Setup of before:
## usb_interface_v1_0
module usb_interface_v1_0 #
(
	parameter RESET_CYCLES = 100,
	parameter  C_M00_AXI_START_DATA_VALUE	= 32'h00000000,
	parameter  C_M00_AXI_TARGET_SLAVE_BASE_ADDR	= 32'h00000000,
	parameter integer C_M00_AXI_ADDR_WIDTH	= 32,
	parameter integer C_M00_AXI_DATA_WIDTH	= 32,
	parameter integer C_M00_AXI_TRANSACTIONS_NUM	= 4
) (
	input wire [(8 - 1):0] usb_data_in,
	output wire [(8 - 1):0] usb_data_out,
	output wire usb_data_oe,
	input wire [(1 + 4 + 4 + 16)-8-1:0] usb_addr,
	input wire usb_rd_n,
	input wire usb_wr_n,
	input wire usb_ce_n,
	output wire sw_reset_n,
	input wire  m00_axi_aclk,
	input wire  m00_axi_aresetn,
	output wire [C_M00_AXI_ADDR_WIDTH-1 : 0] m00_axi_awaddr,
	output wire [2 : 0] m00_axi_awprot,
	output wire  m00_axi_awvalid,
	input wire  m00_axi_awready,
	output wire [C_M00_AXI_DATA_WIDTH-1 : 0] m00_axi_wdata,
	output wire [C_M00_AXI_DATA_WIDTH/8-1 : 0] m00_axi_wstrb,
	output wire  m00_axi_wvalid,
	input wire  m00_axi_wready,
	input wire [1 : 0] m00_axi_bresp,
	input wire  m00_axi_bvalid,
	output wire  m00_axi_bready,
	output wire [C_M00_AXI_ADDR_WIDTH-1 : 0] m00_axi_araddr,
	output wire [2 : 0] m00_axi_arprot,
	output wire  m00_axi_arvalid,
	input wire  m00_axi_arready,
	input wire [C_M00_AXI_DATA_WIDTH-1 : 0] m00_axi_rdata,
	input wire [1 : 0] m00_axi_rresp,
	input wire  m00_axi_rvalid,
	output wire  m00_axi_rready
);
For scale: ~5,100 cells after synthesis, ~1,300 flip-flops, ~190 I/O pins, ~62,000 µm² of cells after synthesis.
export LEC_CHECK = 0
export CAP_MARGIN = 20
export CELL_PAD_IN_SITES_GLOBAL_PLACEMENT = 0
export CORE_ASPECT_RATIO = 1.11
export CORE_MARGIN = 8
export CORE_UTILIZATION = 53
export CTS_CLUSTER_DIAMETER = 75
export GPL_ROUTABILITY_DRIVEN = 1
export PLACE_DENSITY_LB_ADDON = 0.18
export SLEW_MARGIN = 20
export TNS_END_PERCENT = 35
create_clock -name core_clock -period 7.79 [get_ports {m00_axi_aclk}]
run.sh (not shown) runs the stock make flow with config.mk's settings and CLKGATE_MAP_FILE=.
Input-level comparison between after and before:
Settings: clearing PLACE_DENSITY_LB_ADDON, which used to be 0.18; putting SETUP_SLACK_MARGIN at 0.84 where nothing was set; clearing CTS_CLUSTER_DIAMETER, which used to be 75; clearing TNS_END_PERCENT, which used to be 35; swapping 8 for 2 in CORE_MARGIN; clearing CELL_PAD_IN_SITES_GLOBAL_PLACEMENT, which used to be 0; clearing CORE_ASPECT_RATIO, which used to be 1.11; swapping 53 for 66 in CORE_UTILIZATION; clearing GPL_ROUTABILITY_DRIVEN, which used to be 1; swapping 7.79 for 3.39 in the clock period (ns, I/O delays scaled along).
Findings:
In after the implementation completed, yet the final layout does not meet the checks, the culprit being setup timing.
Changes observed in after relative to before: final wirelength went up 61 mm; clock tree cell share of total cell area went down 1.1 points; setup slack of the critical path after layout went down 3.14 ns; wire length of the first global-routing pass went up 26%.
Non-clock buffer count is higher on after

========
Starting RTL as in the previous note.
clock: 2.81 ns
lec_check: 0
abc_area: 1
cap_margin: 20
core_margin: 2
core_utilization: 72
cts_cluster_diameter: 151
place_density: 0.6
setup_slack_margin: 0.83
slew_margin: 20
The first run ended with an error in global routing (GRT-0232).
Rerun with:
- ABC_AREA: 1 -> not set
- CTS_CLUSTER_DIAMETER: 151 -> not set
- CTS_CLUSTER_SIZE: not set -> 14
- HOLD_SLACK_MARGIN: not set -> -0.07
- SETUP_SLACK_MARGIN: 0.83 -> -0.17
- clock period: 2.81 -> 3.05 ns (I/O delays scaled with it)
What happened:
- The new run completed, yet does not pass: setup timing
- die area fell by 1.3%
- area after synthesis goes down by 1.3%
- synthesized cell count fell by 33%
Rerun with:
- CORE_UTILIZATION: 72 -> 65
- CTS_CLUSTER_SIZE: 14 -> not set
- HOLD_SLACK_MARGIN: -0.07 -> not set
- SETUP_SLACK_MARGIN: -0.17 -> not set
- clock period: 3.05 -> 5.81 ns (I/O delays scaled with it)
What happened: The changed run completed without violations. Sequential power went down by well over a third. Synthesized cell count stays the same. Global-route usage fell by 6.1 points. Sequential share of layout area went up by 2.1 points. Wire length came out lower by a few percent. Flip-flop count stays the same. Final cell count drops by a few percent. Register-to-register slack improves by 1700 ps.
Rerun with:
- CORE_UTILIZATION: 65 -> 57
- clock period: 5.81 -> 5.49 ns (I/O delays scaled with it)
Utilization falls by 8.1 points.
Worst setup slack degrades by 35 ps.
Flip-flop count stays the same.
Register-to-register slack degrades by 210 ps.
Hold slack degrades by 62 ps.
Power rises by a few percent.
Design area rises slightly.
Synthesized cell count is unchanged.
Via count falls slightly.
Rerun with:
- CORE_UTILIZATION: 57 -> 70
- CTS_CLUSTER_SIZE: not set -> 33
- clock period: 5.49 -> 4.51 ns (I/O delays scaled with it)
Clock power climbs by about a fifth. Clock skew drops by 4.2 ps. Count of clock-buffer cells in the layout drops by 5. Worst setup slack gets worse by 660 ps. Wire length drops slightly. Cell count drops by a few percent. Power climbs by about a fifth. Core utilization climbs by 15 points. Register-to-register slack gets worse by 590 ps. First-iteration DRC count climbs by a quarter to a third. Hold slack gets worse by 190 ps.

========
Setup of build 87:
Starting RTL as in the previous note.
clock: 2.81 ns
lec_check: 0
abc_area: 1
cap_margin: 35
core_margin: 2
core_utilization: 72
cts_cluster_diameter: 151
cts_cluster_size: 10
place_density_lb_addon: 0.2
setup_slack_margin: 0.83
slew_margin: 20
The flow ended early for build 87: it failed with a tool error in 5_1_grt.
[inputs] build 94 vs build 87
- PLACE_DENSITY_LB_ADDON no longer set, was 0.2
- CAP_MARGIN now 20, was 35
- SETUP_SLACK_MARGIN no longer set, was 0.83
- CORE_UTILIZATION now 40, was 72
- ABC_AREA no longer set, was 1
- CTS_CLUSTER_DIAMETER no longer set, was 151
- CTS_CLUSTER_SIZE no longer set, was 10
- PLACE_DENSITY now 0.6, previously not set
- the clock period (ns, I/O delays scaled along) now 10.0, was 2.81
Notes after the runs:
Taking build 87 as the reference, in build 94 synthesized-area fraction occupied by adder cells level, synthesized area moved down, placed cell area moved down.
Build 94 gives more row count than build 87 did.
Going from build 87 to build 94, the synthesized cell count was found to have gone down by 2530.
Build 94 vs build 87: yosys synthesis chip area down slightly
Build 94 | stages: all done | timing, DRC, antenna: all pass
Compare build 94 and build 87 | HPWL after detailed placement higher: build 87
Modified inputs, build 96 compared to build 94
- CELL_PAD_IN_SITES_GLOBAL_PLACEMENT now 1, previously not set
- ABC_AREA now 1, previously not set
- CAP_MARGIN now 10, was 20
- CELL_PAD_IN_SITES_DETAIL_PLACEMENT now 2, previously not set
- CORE_UTILIZATION now 68, was 40
- CORE_MARGIN now 10, was 2
## What came out
- Build 96 got as far as 3_1_place_gp_skip_io, where a tool error ended the run.
- Of the two values seen for top logic cell family in the synthesized netlist, simple AND/OR/NAND/NOR gates was produced by build 96 and multiplexers by build 94.
- ~same adder-cell share of the synthesized area in build 94 and build 96
- Build 94 → build 96: synthesized cell count has increased, share of the yosys chip area belonging to registers shrank by 0.68 points, number of cell rows saw a decrease.
- Summary — die span in x, build 96 relative to build 94: lower, by 74 um.
- Area after synthesis, build 94 and build 96: lower on build 94
- Comparing build 94 and build 96, mean area per synthesized cell is lower on build 96.
For build 95, these inputs were changed with respect to build 96:
- CELL_PAD_IN_SITES_GLOBAL_PLACEMENT: 1 -> unset
- CAP_MARGIN: 10 -> 20
- CELL_PAD_IN_SITES_DETAIL_PLACEMENT: 2 -> unset
- PLACE_DENSITY: 0.6 -> unset
- CORE_MARGIN: 10 -> 2
- ABC_AREA: 1 -> unset
- CORE_UTILIZATION: 68 -> 66
- the clock period (ns, I/O delays scaled along): 10.0 -> 3.18
--- outcome ---
- Measured against build 95, the average cell area after synthesis of build 96 comes out at 0.68 times the reference value.
- Build 95 against build 96; standard cell core area is up slightly.
- Diff build 96..build 95 | count of flip-flops with a built-in enable after synthesis | unchanged
- For synthesized netlist cell count, dividing the value from build 95 by the value from build 96 gives 0.67.
- Re tally of unique sky130hd cells used after synthesis: build 96 and build 95 aren't equal, and the lower value belongs to build 96.
- | yosys-reported design area after synthesis | lower: build 95 |
- Status build 95: flow complete, layout not clean - negative setup slack
- NOTE overall die width build 96->build 95 decreased by a few percent
- In the flow results for build 96 and build 95, the XOR/XNOR share of the synthesized area is larger on build 95.
- Going from build 96 to build 95, the die area was shrunk.

========
Starting RTL as in the previous note.
==> flow/design.v (excerpt) <==
module usb_interface_v1_0 #
(
	parameter RESET_CYCLES = 100,
	parameter  C_M00_AXI_START_DATA_VALUE	= 32'h00000000,
	parameter  C_M00_AXI_TARGET_SLAVE_BASE_ADDR	= 32'h00000000,
	parameter integer C_M00_AXI_ADDR_WIDTH	= 32,
	parameter integer C_M00_AXI_DATA_WIDTH	= 32,
	parameter integer C_M00_AXI_TRANSACTIONS_NUM	= 4
) (
	input wire [(8 - 1):0] usb_data_in,
	output wire [(8 - 1):0] usb_data_out,
	output wire usb_data_oe,
	input wire [(1 + 4 + 4 + 16)-8-1:0] usb_addr,
	input wire usb_rd_n,
	input wire usb_wr_n,
	input wire usb_ce_n,
	output wire sw_reset_n,
	input wire  m00_axi_aclk,
	input wire  m00_axi_aresetn,
	output wire [C_M00_AXI_ADDR_WIDTH-1 : 0] m00_axi_awaddr,
	output wire [2 : 0] m00_axi_awprot,
	output wire  m00_axi_awvalid,
	input wire  m00_axi_awready,
	output wire [C_M00_AXI_DATA_WIDTH-1 : 0] m00_axi_wdata,
	output wire [C_M00_AXI_DATA_WIDTH/8-1 : 0] m00_axi_wstrb,
	output wire  m00_axi_wvalid,
	input wire  m00_axi_wready,
	input wire [1 : 0] m00_axi_bresp,
	input wire  m00_axi_bvalid,
	output wire  m00_axi_bready,
	output wire [C_M00_AXI_ADDR_WIDTH-1 : 0] m00_axi_araddr,
	output wire [2 : 0] m00_axi_arprot,
	output wire  m00_axi_arvalid,
	input wire  m00_axi_arready,
	input wire [C_M00_AXI_DATA_WIDTH-1 : 0] m00_axi_rdata,
	input wire [1 : 0] m00_axi_rresp,
	input wire  m00_axi_rvalid,
	output wire  m00_axi_rready
);
==> flow/config.mk <==
export PLATFORM = sky130hd
export DESIGN_NAME = usb_interface_v1_0
export DESIGN_NICKNAME = usb_interface_v1_0
export VERILOG_FILES = /design/flow/design.v
export SDC_FILE = /design/flow/constraint.sdc
export NUM_CORES = 4
export LEC_CHECK = 0
export CAP_MARGIN = 30
export CELL_PAD_IN_SITES_DETAIL_PLACEMENT = 1
export CELL_PAD_IN_SITES_GLOBAL_PLACEMENT = 3
export CORE_ASPECT_RATIO = 1.06
export CORE_MARGIN = 2
export CORE_UTILIZATION = 41
export CTS_CLUSTER_SIZE = 62
export GPL_ROUTABILITY_DRIVEN = 1
export GPL_TIMING_DRIVEN = 0
export MAX_ROUTING_LAYER = met4
export MIN_ROUTING_LAYER = met1
export PLACE_DENSITY = 0.4
export SETUP_SLACK_MARGIN = -0.44
export SLEW_MARGIN = 40
export TNS_END_PERCENT = 60
==> flow/constraint.sdc <==
create_clock -name core_clock -period 7.02 [get_ports {m00_axi_aclk}]
set_input_delay 1.4040 -clock core_clock [delete_from_list [all_inputs] [get_ports {m00_axi_aclk}]]
set_output_delay 1.4040 -clock core_clock [all_outputs]
set_load 0.01 [all_outputs]
The baseline finished with timing, DRC and antenna clean.
Then changed:
CAP_MARGIN = 20   (was 30)
CELL_PAD_IN_SITES_DETAIL_PLACEMENT = unset   (was 1)
CELL_PAD_IN_SITES_GLOBAL_PLACEMENT = unset   (was 3)
CORE_ASPECT_RATIO = unset   (was 1.06)
CORE_UTILIZATION = 40   (was 41)
CTS_CLUSTER_SIZE = unset   (was 62)
GPL_ROUTABILITY_DRIVEN = unset   (was 1)
GPL_TIMING_DRIVEN = unset   (was 0)
MAX_ROUTING_LAYER = unset   (was met4)
MIN_ROUTING_LAYER = unset   (was met1)
PLACE_DENSITY = 0.6   (was 0.4)
SETUP_SLACK_MARGIN = unset   (was -0.44)
SLEW_MARGIN = 20   (was 40)
TNS_END_PERCENT = unset   (was 60)
clock period = 5.49 ns   (was 7.02 ns; I/O delays follow)
After rerunning: The new run completed with no timing, DRC or antenna violations. Routed wire length shrinks by about a fifth. Clock power climbs by a quarter to a third. Via count decreases by a few percent. Global-route usage is lower by 8.9 points. Area after synthesis does not change. Core utilization falls by 2.2 points.
Then changed:
SETUP_SLACK_MARGIN = 1.21   (was unset)
The changed run completed without violations. Design area barely changes. Non-clock buffer count stays the same. Die area does not change. Utilization is about the same.
Then changed:
CORE_UTILIZATION = 57   (was 40)
CTS_CLUSTER_SIZE = 99   (was unset)
SETUP_SLACK_MARGIN = 0.71   (was 1.21)
clock period = 4.68 ns   (was 5.49 ns; I/O delays follow)
Result:
- routed wire length is lower by a few percent
- critical path depth is lower by 3
- non-clock buffer count is higher by 41
- synthesized area stays the same
- via count is lower slightly
- power is higher by roughly a tenth
- cell count is lower by a little under a tenth
- setup slack loses 0.54 ns
Then changed:
CORE_UTILIZATION = 70   (was 57)
CTS_CLUSTER_SIZE = unset   (was 99)
SETUP_SLACK_MARGIN = 0.4   (was 0.71)
clock period = 3.14 ns   (was 4.68 ns; I/O delays follow)
Outcome:
- Now the flow completed and failed the layout checks on setup timing
- clock-buffer cell count fell by 16
- power rose by 61%
- clock skew rose by 0.0033 ns
- register-to-register slack got worse by 1.2 ns
- cell count rose by 0.95%
- wire length rose by 30%
- sequential share of layout area fell by 4.0 points
- die area fell by 18%
- maximum frequency rose by 11%
Then changed:
CTS_CLUSTER_SIZE = 14   (was unset)
PLACE_DENSITY = unset   (was 0.6)
SETUP_SLACK_MARGIN = 0.33   (was 0.4)
clock period = 3.18 ns   (was 3.14 ns; I/O delays follow)
Result: The new run finished with setup timing left; clock skew decreases by 0.0032 ns; count of clock-buffer cells in the layout increases by 13; synthesized cell count stays the same; clock power decreases by a few percent; routed wire length decreases by a few percent; utilization decreases by 0.24 points; cell area stays flat; cell count decreases slightly; hold slack degrades by 0.022 ns.
Power is estimated from default activity; no workload was simulated.
